## sd_card_top
module sd_card_top
#(
	parameter  SPI_LOW_SPEED_DIV = 248,          
	parameter  SPI_HIGH_SPEED_DIV = 0            
)
(
	input            clk,
	input            rst,
	output           SD_nCS,                     
	output           SD_DCLK,                    
	output           SD_MOSI,                    
	input            SD_MISO,                    
	output           sd_init_done,               
	input            sd_sec_read,                
	input[31:0]      sd_sec_read_addr,           
	output[7:0]      sd_sec_read_data,           
	output           sd_sec_read_data_valid,     
	output           sd_sec_read_end,            
	input            sd_sec_write,               
	input[31:0]      sd_sec_write_addr,          
	input[7:0]       sd_sec_write_data,          
	output           sd_sec_write_data_req,      
	output           sd_sec_write_end            
);
Size: ~1000 cells after synthesis, about 200 flip-flops, ~9700 sq um of cells after synthesis.
Settings: LEC_CHECK=0, ABC_AREA=0, CAP_MARGIN=20, CELL_PAD_IN_SITES_GLOBAL_PLACEMENT=0, CORE_ASPECT_RATIO=1.35, CORE_MARGIN=2, CORE_UTILIZATION=68, CTS_CLUSTER_SIZE=14, SETUP_SLACK_MARGIN=-0.19, SLEW_MARGIN=30, TNS_END_PERCENT=95; clock period 2.34 ns.
run.sh (not shown) runs the stock make flow with config.mk's settings and CLKGATE_MAP_FILE=.
The first run produced a layout that fails on negative setup slack.
Edit:
- ABC_AREA: 0 -> default
- CELL_PAD_IN_SITES_GLOBAL_PLACEMENT: 0 -> default
- CORE_ASPECT_RATIO: 1.35 -> default
- CORE_UTILIZATION: 68 -> 40
- CTS_CLUSTER_SIZE: 14 -> default
- SETUP_SLACK_MARGIN: -0.19 -> default
- SLEW_MARGIN: 30 -> 20
- TNS_END_PERCENT: 95 -> default
- clock period: 2.34 -> 3.79 ns (I/O delays scaled with it)
- Now the flow produced a clean layout
- critical path depth goes up by 1
- final cell count goes up by 6.5%
- global-route usage goes down by 15 points
- setup slack improves by 680 ps
- register-to-register slack improves by 680 ps
- power goes down by 35%
- final area goes down by 1.3%
- hold slack improves by 170 ps
Edit:
- CORE_UTILIZATION: 40 -> 66
- CTS_CLUSTER_SIZE: default -> 15
- clock period: 3.79 -> 2.24 ns (I/O delays scaled with it)
After rerunning:
- Now the flow finished but failed the layout checks on negative setup slack
- total power rose by well over a third
- critical path depth fell by 3
- combinational power rose by well over a third
- die size fell by well over a third
- routed wire length rose by about a fifth
- clock skew barely changes
- synthesized cell count does not change
- design area rose by a few percent
- register-to-register slack gets worse by 730 ps
Edit:
- ABC_AREA: default -> 1
- CORE_UTILIZATION: 66 -> 70
- CTS_CLUSTER_DIAMETER: default -> 205
Result: This time the run finished with timing, DRC and antenna clean; final cell count goes up by about 7%; area after synthesis climbs by 1.9%; routed wire length drops by about 13%; hold slack gets better by 17 ps; setup slack gets better by 270 ps; core utilization came out lower by 2.2 points; via count is about the same.
Edit:
- ABC_AREA: 1 -> default
- CORE_UTILIZATION: 70 -> 64
- CTS_CLUSTER_DIAMETER: 205 -> default
- CTS_CLUSTER_SIZE: 15 -> default
- SETUP_SLACK_MARGIN: default -> 0.83
- clock period: 2.24 -> 3.4 ns (I/O delays scaled with it)
Clock skew shrinks by 5.9 ps.
Final area grows by 0.48%.
Synthesized area shrinks by 1.9%.
Sequential power shrinks by 38%.
Setup slack gains 730 ps.

== run 1 ==
Starting RTL as in the previous note.
==> flow/config.mk <==
export PLATFORM = sky130hd
export DESIGN_NAME = sd_card_top
export DESIGN_NICKNAME = sd_card_top
export VERILOG_FILES = /design/flow/design.v
export SDC_FILE = /design/flow/constraint.sdc
export NUM_CORES = 4
export LEC_CHECK = 0
export ABC_AREA = 0
export CAP_MARGIN = 20
export CORE_ASPECT_RATIO = 0.61
export CORE_MARGIN = 6
export CORE_UTILIZATION = 63
export CTS_CLUSTER_SIZE = 25
export GPL_TIMING_DRIVEN = 1
export MAX_ROUTING_LAYER = met4
export SLEW_MARGIN = 10
==> flow/constraint.sdc <==
create_clock -name core_clock -period 5.0 [get_ports {clk}]
set_input_delay 1.0000 -clock core_clock [delete_from_list [all_inputs] [get_ports {clk}]]
set_output_delay 1.0000 -clock core_clock [all_outputs]
set_load 0.01 [all_outputs]
In summary, run 1 completed successfully, with a layout that passed the timing, DRC and antenna checks.
[inputs] run 2 vs run 1
Settings: clearing MAX_ROUTING_LAYER, which used to be met4; clearing ABC_AREA, which used to be 0; swapping 6 for 2 in CORE_MARGIN; clearing CORE_ASPECT_RATIO, which used to be 0.61; swapping 63 for 70 in CORE_UTILIZATION; clearing GPL_TIMING_DRIVEN, which used to be 1; swapping 25 for 14 in CTS_CLUSTER_SIZE; swapping 10 for 20 in SLEW_MARGIN; swapping 20 for 5 in CAP_MARGIN; swapping 5.0 for 2.22 in the clock period (ns, I/O delays scaled along).
Findings:
Between run 2 and run 1, it is run 2 whose initial antenna violation count is higher, by 1.
Run comparison: run 2 global-route layer with the greatest usage met2; run 1 global-route layer with the greatest usage met1
The layout from run 2, despite a flow that completed every stage, fails the layout checks, with the failing checks listed as setup timing.
Changes observed in run 2 relative to run 1: detailed-route wire length went up 8400 um; final area went up about 9%; maximum number of pins on one net before global-route repair went up 4; hold slack went down 0.18 ns; non-clock buffer count went up 87.
[run 2 vs run 1] number of cells on the critical path: higher in run 2
Run 1 reports its heaviest power group as sequential cells while run 2 reports the clock network.
Run 2 vs. run 1: final core utilization went up by 15 points.
Compare run 2 and run 1 | area of the core higher: run 1
Taking run 1 as the reference, in run 2 placed cell area saw an increase; sequential share of layout area shows a reduction of 3.5 points.
--- input diff run 2..run 3 ---
Settings: CTS_CLUSTER_SIZE: 14 -> unset; CORE_UTILIZATION: 70 -> 16; CAP_MARGIN: 5 -> 20; the clock period (ns, I/O delays scaled along): 2.22 -> 5.65.
Findings:
For run 2, the slowest cell on the critical path was dfrtp_1, unlike run 3, where it was nor3b_1.
Run 2 ended up with sd_card_cmd_m0.byte_cnt[13]$_DFFE_PP0P_ as its worst setup path endpoint; run 3 ended up with sd_card_cmd_m0.byte_cnt[4]$_DFFE_PP0P_.
Minimum clock period is higher on run 3
Summary of run 2 and run 3: one run falls short of a clean finish, namely run 2.
Run 2 completed end to end; final checks failed (setup timing).
Taking run 2 as the reference, in run 3 slack of the worst reg-to-reg path up 2.21 ns, power density relative to cell area down about 60%, power share of the clock group up 1.0 points.
Final HPWL from detailed placement: run 3 vs run 2 up about 1.4%
Between run 3 and run 2, the difference in flip-flop count is negligible.
Re total track usage: run 3 and run 2 aren't equal, and the lower value belongs to run 3.
Run 3 supports a lower top clock frequency than run 2.
Compared with run 2, run 3 shows a number of inserted filler cells in the final layout that is 6140 higher.
Number of cells in the finished layout apart from fillers up 38% in run 3 wrt run 2
The met3 layer usage reported by global route number comes out lower for run 3 vs run 2.
Here is what was changed in the inputs of run 4 compared with run 3.
Settings: CORE_UTILIZATION: 16 -> 70; SETUP_SLACK_MARGIN: unset -> -0.21; the clock period (ns, I/O delays scaled along): 5.65 -> 2.14.
--- outcome ---
Run 3 reached the final stage; the timing, DRC and antenna checks on its layout passed.
Every stage of run 4 finished as expected; the final checks, on the other hand, flagged setup timing, which means the layout fails.
Final standard cell area without fillers essentially unchanged between run 3 and run 4.
The sum of net half-perimeters after detailed placement on run 3 is in line with that on run 4.
Looking at timing endpoint of the critical path, the sd_card_cmd_m0.byte_cnt[4]$_DFFE_PP0P_ result is from run 3; the sd_card_cmd_m0.send_data[7]$_DFFE_PP1P_ one comes from run 4.
Summary of run 4 over run 3: combinational gate count now sits at about the same level; net switching power figure now sits higher; count of clock-buffer cells in the layout now sits lower; net count reported at finish now sits higher.
Per the comparison of run 4 with run 3, highest ir drop seen on vdd rose by 260%; signed area change from the synthesized netlist to the final layout decreased by 0.32 points relative to the old numbers; chip width decreased 51%.
Initial antenna violation count (run 4 over run 3): increase, 1
Input changes introduced in run 5 (baseline for comparison: run 4):
Settings: setting CTS_CLUSTER_SIZE to 32 for the first time; setting CTS_CLUSTER_DIAMETER to 356 for the first time; setting PLACE_DENSITY to 0.95 for the first time; setting ABC_AREA to 0 for the first time; changing CORE_UTILIZATION from 70 to 72; changing the clock period (ns, I/O delays scaled along) from 2.14 to 2.0.
In the summary table, run 5 is marked failed, with error ODB-0269 raised in 5_1_grt.
Taking run 4 as the reference, in run 5 total setup buffers inserted after CTS increased 6, maximum clock path buffer count essentially unchanged.
Looking at pre-placement core utilization, run 5 sits 0.87 points above run 4.
Run 5 vs. run 4: placer congestion estimate rose 15%, area after synthesis about even.
Compared with run 4, in run 5 die size shows a reduction of 400 sq um, core footprint fell 160 sq um.
--- input diff run 5..run 6 ---
Settings: SETUP_SLACK_MARGIN no longer set, was -0.21; ABC_AREA no longer set, was 0; CTS_CLUSTER_DIAMETER no longer set, was 356; PLACE_DENSITY no longer set, was 0.95; CORE_UTILIZATION now 40, was 72; CTS_CLUSTER_SIZE no longer set, was 32; the clock period (ns, I/O delays scaled along) now 5.0, was 2.0.
Results
| global placer's final weighted congestion | run 6 vs run 5 | 15% lower |. Run 6 ended with more overall die width than run 5. Run 5 → run 6: CTS sink count level; detailed-placement wirelength estimate fell about 20%. Of run 5 and run 6, only run 5 never reached the final stage. From run 5 to run 6, net count entering floorplan did not move at all. From run 5 to run 6, yosys cell count did not move at all. Going from run 5 to run 6, floorplan core density now sits lower; row count now sits higher; total instance count after detailed placement now sits higher.

Starting RTL as in the previous note.
Settings: LEC_CHECK=0, ABC_AREA=0, CAP_MARGIN=5, CELL_PAD_IN_SITES_GLOBAL_PLACEMENT=0, CORE_ASPECT_RATIO=0.91, CORE_MARGIN=2, CORE_UTILIZATION=72, CTS_CLUSTER_SIZE=14, HOLD_SLACK_MARGIN=0.06, PLACE_DENSITY=0.64, SETUP_SLACK_MARGIN=-0.55, SLEW_MARGIN=40, TNS_END_PERCENT=25; clock period 5.45 ns.
Next try:
CORE_ASPECT_RATIO = 0.95   (was 0.91)
HOLD_SLACK_MARGIN = default   (was 0.06)
PLACE_DENSITY = default   (was 0.64)
SETUP_SLACK_MARGIN = -0.19   (was -0.55)
SLEW_MARGIN = 30   (was 40)
TNS_END_PERCENT = 95   (was 25)
clock period = 2.34 ns   (was 5.45 ns; I/O delays follow)
The new run produced a layout that fails on negative setup slack.
Non-clock buffer count grows by 59.
Wire length came out higher by 12%.
First-iteration DRC count falls by 7.6%.
Power goes up by about 120%.
Power is estimated from default activity; no workload was simulated.
